==> run a: inputs <==
## top
module top#(parameter m = 7)(
    input clk,
    input signed [m-1:0]noise_in,
    output reg signed [2*m-1:0]filter_out
);
clock: 4.87 ns
lec_check: 0
abc_area: 1
cap_margin: 5
core_margin: 2
core_utilization: 72
cts_cluster_diameter: 140
cts_cluster_size: 22
hold_slack_margin: 0.29
setup_slack_margin: -0.3
slew_margin: 20
run.sh (not shown) runs the stock make flow with config.mk's settings and CLKGATE_MAP_FILE=.
==> inputs of run b, as changes to run a <==
- ABC_AREA: 1 -> default
- CAP_MARGIN: 5 -> 20
- CORE_UTILIZATION: 72 -> 69
- CTS_CLUSTER_DIAMETER: 140 -> default
- CTS_CLUSTER_SIZE: 22 -> default
- HOLD_SLACK_MARGIN: 0.29 -> default
- SETUP_SLACK_MARGIN: -0.3 -> default
==> flow/constraint.sdc (replaced) <==
create_clock -name core_clock -period 8.6 [get_ports {clk}]
set_input_delay 1.7200 -clock core_clock [delete_from_list [all_inputs] [get_ports {clk}]]
set_output_delay 1.7200 -clock core_clock [all_outputs]
set_load 0.01 [all_outputs]
==> inputs of run c, as changes to run a <==
- CAP_MARGIN: 5 -> 20
- CORE_UTILIZATION: 72 -> 33
- CTS_CLUSTER_DIAMETER: 140 -> 288
- CTS_CLUSTER_SIZE: 22 -> default
- GPL_ROUTABILITY_DRIVEN: default -> 0
- GPL_TIMING_DRIVEN: default -> 0
- HOLD_SLACK_MARGIN: 0.29 -> default
- SETUP_SLACK_MARGIN: -0.3 -> 2.35
- SLEW_MARGIN: 20 -> 0
==> flow/constraint.sdc (replaced) <==
create_clock -name core_clock -period 10.0 [get_ports {clk}]
set_input_delay 2.0000 -clock core_clock [delete_from_list [all_inputs] [get_ports {clk}]]
set_output_delay 2.0000 -clock core_clock [all_outputs]
set_load 0.01 [all_outputs]
==> inputs of run d, as changes to run a <==
- ABC_AREA: 1 -> default
- CAP_MARGIN: 5 -> 20
- CTS_CLUSTER_DIAMETER: 140 -> default
- CTS_CLUSTER_SIZE: 22 -> 19
- HOLD_SLACK_MARGIN: 0.29 -> default
- SETUP_SLACK_MARGIN: -0.3 -> default
==> flow/constraint.sdc (replaced) <==
create_clock -name core_clock -period 5.9 [get_ports {clk}]
set_input_delay 1.1800 -clock core_clock [delete_from_list [all_inputs] [get_ports {clk}]]
set_output_delay 1.1800 -clock core_clock [all_outputs]
set_load 0.01 [all_outputs]
==> results.json <==
{
  "synth_area_um2": 9250,
  "setup_viol": 10,
  "clk_share_pct": 2.79,
  "min_period_ns": 6.81,
  "status": "finished with violations",
  "grt_pass1_wl_mm": 33.6,
  "sh_comb_area_pct": 61.0,
  "clk_latency_ns": 0.35,
  "so_faults": "negative setup slack",
  "setup_slack_ns": -0.908
}
# the run above: run d

==> results.json <==
{
  "min_period_ns": 7.59,
  "clk_share_pct": 2.76,
  "status": "finished clean",
  "grt_pass1_wl_mm": 31.2,
  "clk_latency_ns": 0.35,
  "synth_area_um2": 9430
}
# the run above: run c

==> results.json <==
{
  "min_period_ns": 8.14,
  "synth_area_um2": 9250,
  "grt_pass1_wl_mm": 29.5,
  "flop_cell": "dfxtp_1",
  "sh_comb_area_pct": 63.9,
  "status": "finished clean",
  "clk_latency_ns": 0.35,
  "clk_share_pct": 3.21,
  "setup_slack_ns": 0.464,
  "setup_viol": 0
}
# the run above: run b

==> results.json <==
{
  "setup_viol": 11,
  "synth_area_um2": 9430,
  "status": "finished with violations",
  "clk_share_pct": 2.87,
  "clk_latency_ns": 0.36,
  "holdPathEnd": "register_9[4]",
  "grt_pass1_wl_mm": 34.9,
  "min_period_ns": 6.60,
  "yosys_warnings": 1,
  "setup_slack_ns": -1.73,
  "so_faults": "negative setup slack"
}
# the run above: run a


==> inputs of 09-24 <==
==> flow/design.v <==
module top#(parameter m = 7)(
    input clk,
    input signed [m-1:0]noise_in,
    output reg signed [2*m-1:0]filter_out
);
    localparam signed [m-1:0] tap0 = 5;
    localparam signed [m-1:0] tap1 = 8;
    localparam signed [m-1:0] tap2 = 11;
    localparam signed [m-1:0] tap3 = 15;
    localparam signed [m-1:0] tap4 = 17;
    localparam signed [m-1:0] tap5 = 18;
    localparam signed [m-1:0] tap6 = 17;
    localparam signed [m-1:0] tap7 = 15;
    localparam signed [m-1:0] tap8 = 11;
    localparam signed [m-1:0] tap9 = 8;
    localparam signed [m-1:0] tap10 = 5;
    reg signed [m-1:0] register_0;
    reg signed [m-1:0] register_1;
    reg signed [m-1:0] register_2;
    reg signed [m-1:0] register_3;
    reg signed [m-1:0] register_4;
    reg signed [m-1:0] register_5;
    reg signed [m-1:0] register_6;
    reg signed [m-1:0] register_7;
    reg signed [m-1:0] register_8;
    reg signed [m-1:0] register_9;
    always@(posedge clk) begin
        register_0 <= noise_in;
        register_1 <= register_0;
        register_2 <= register_1;
        register_3 <= register_2;
        register_4 <= register_3;
        register_5 <= register_4;
        register_6 <= register_5;
        register_7 <= register_6;
        register_8 <= register_7;
        register_9 <= register_8;  
        filter_out <=  noise_in * tap0 +
                            register_0 * tap1 +
                            register_1 * tap2 +
                            register_2 * tap3 +
                            register_3 * tap4 +
                            register_4 * tap5 +
                            register_5 * tap6 +
                            register_6 * tap7 +
                            register_7 * tap8 +
                            register_8 * tap9 +
                            register_9 * tap10;
    end
endmodule
==> flow/run.sh <==
#!/bin/bash
# the make line also repeats each setting of config.mk as NAME=value (left out here)
make -C /OpenROAD-flow-scripts/flow DESIGN_CONFIG=/design/flow/config.mk WORK_HOME=/design/flow/orfs CLKGATE_MAP_FILE= finish
==> flow/config.mk <==
export PLATFORM = sky130hd
export DESIGN_NAME = top
export DESIGN_NICKNAME = top
export VERILOG_FILES = /design/flow/design.v
export SDC_FILE = /design/flow/constraint.sdc
export NUM_CORES = 4
export LEC_CHECK = 0
export ABC_AREA = 1
export CAP_MARGIN = 20
export CORE_MARGIN = 2
export CORE_UTILIZATION = 72
export CTS_CLUSTER_DIAMETER = 352
export CTS_CLUSTER_SIZE = 16
export HOLD_SLACK_MARGIN = 0.3
export PLACE_DENSITY = 0.78
export SETUP_SLACK_MARGIN = 0.04
export SLEW_MARGIN = 20
==> flow/constraint.sdc <==
create_clock -name core_clock -period 3.29 [get_ports {clk}]
set_input_delay 0.6580 -clock core_clock [delete_from_list [all_inputs] [get_ports {clk}]]
set_output_delay 0.6580 -clock core_clock [all_outputs]
set_load 0.01 [all_outputs]
==> 12-14 (differences from 09-24) <==
Settings changed: ABC_AREA 1 to 0, CAP_MARGIN 20 to 30, CELL_PAD_IN_SITES_DETAIL_PLACEMENT from default to 1, CELL_PAD_IN_SITES_GLOBAL_PLACEMENT from default to 3, CORE_ASPECT_RATIO from default to 1.15, CORE_UTILIZATION 72 to 36, CTS_CLUSTER_DIAMETER 352 to 94, CTS_CLUSTER_SIZE 16 to 43, GPL_ROUTABILITY_DRIVEN from default to 1, HOLD_SLACK_MARGIN 0.3 to 0.07, MAX_ROUTING_LAYER from default to met4, MIN_ROUTING_LAYER from default to met2, PLACE_DENSITY 0.78 to default, SETUP_SLACK_MARGIN 0.04 to default, SLEW_MARGIN 20 to 0.
==> flow/constraint.sdc (replaced) <==
create_clock -name core_clock -period 12.5 [get_ports {clk}]
set_input_delay 2.5000 -clock core_clock [delete_from_list [all_inputs] [get_ports {clk}]]
set_output_delay 2.5000 -clock core_clock [all_outputs]
set_load 0.01 [all_outputs]
==> results <==
- 09-24 finished with negative setup slack left. 12-14 produced a clean layout.
- Between 12-14 and 09-24, the lower sequential share of layout area is in 09-24 (gap 1.7 points).
- Between 12-14 and 09-24, the lower die size is in 09-24 (gap 93%, measured against 09-24).
- Critical path depth is the same in 12-14 and 09-24.
- Cell count: 09-24 is larger than 12-14 (about 3.3%).
- Between 12-14 and 09-24, the lower non-clock buffer count is in 12-14 (gap 113).
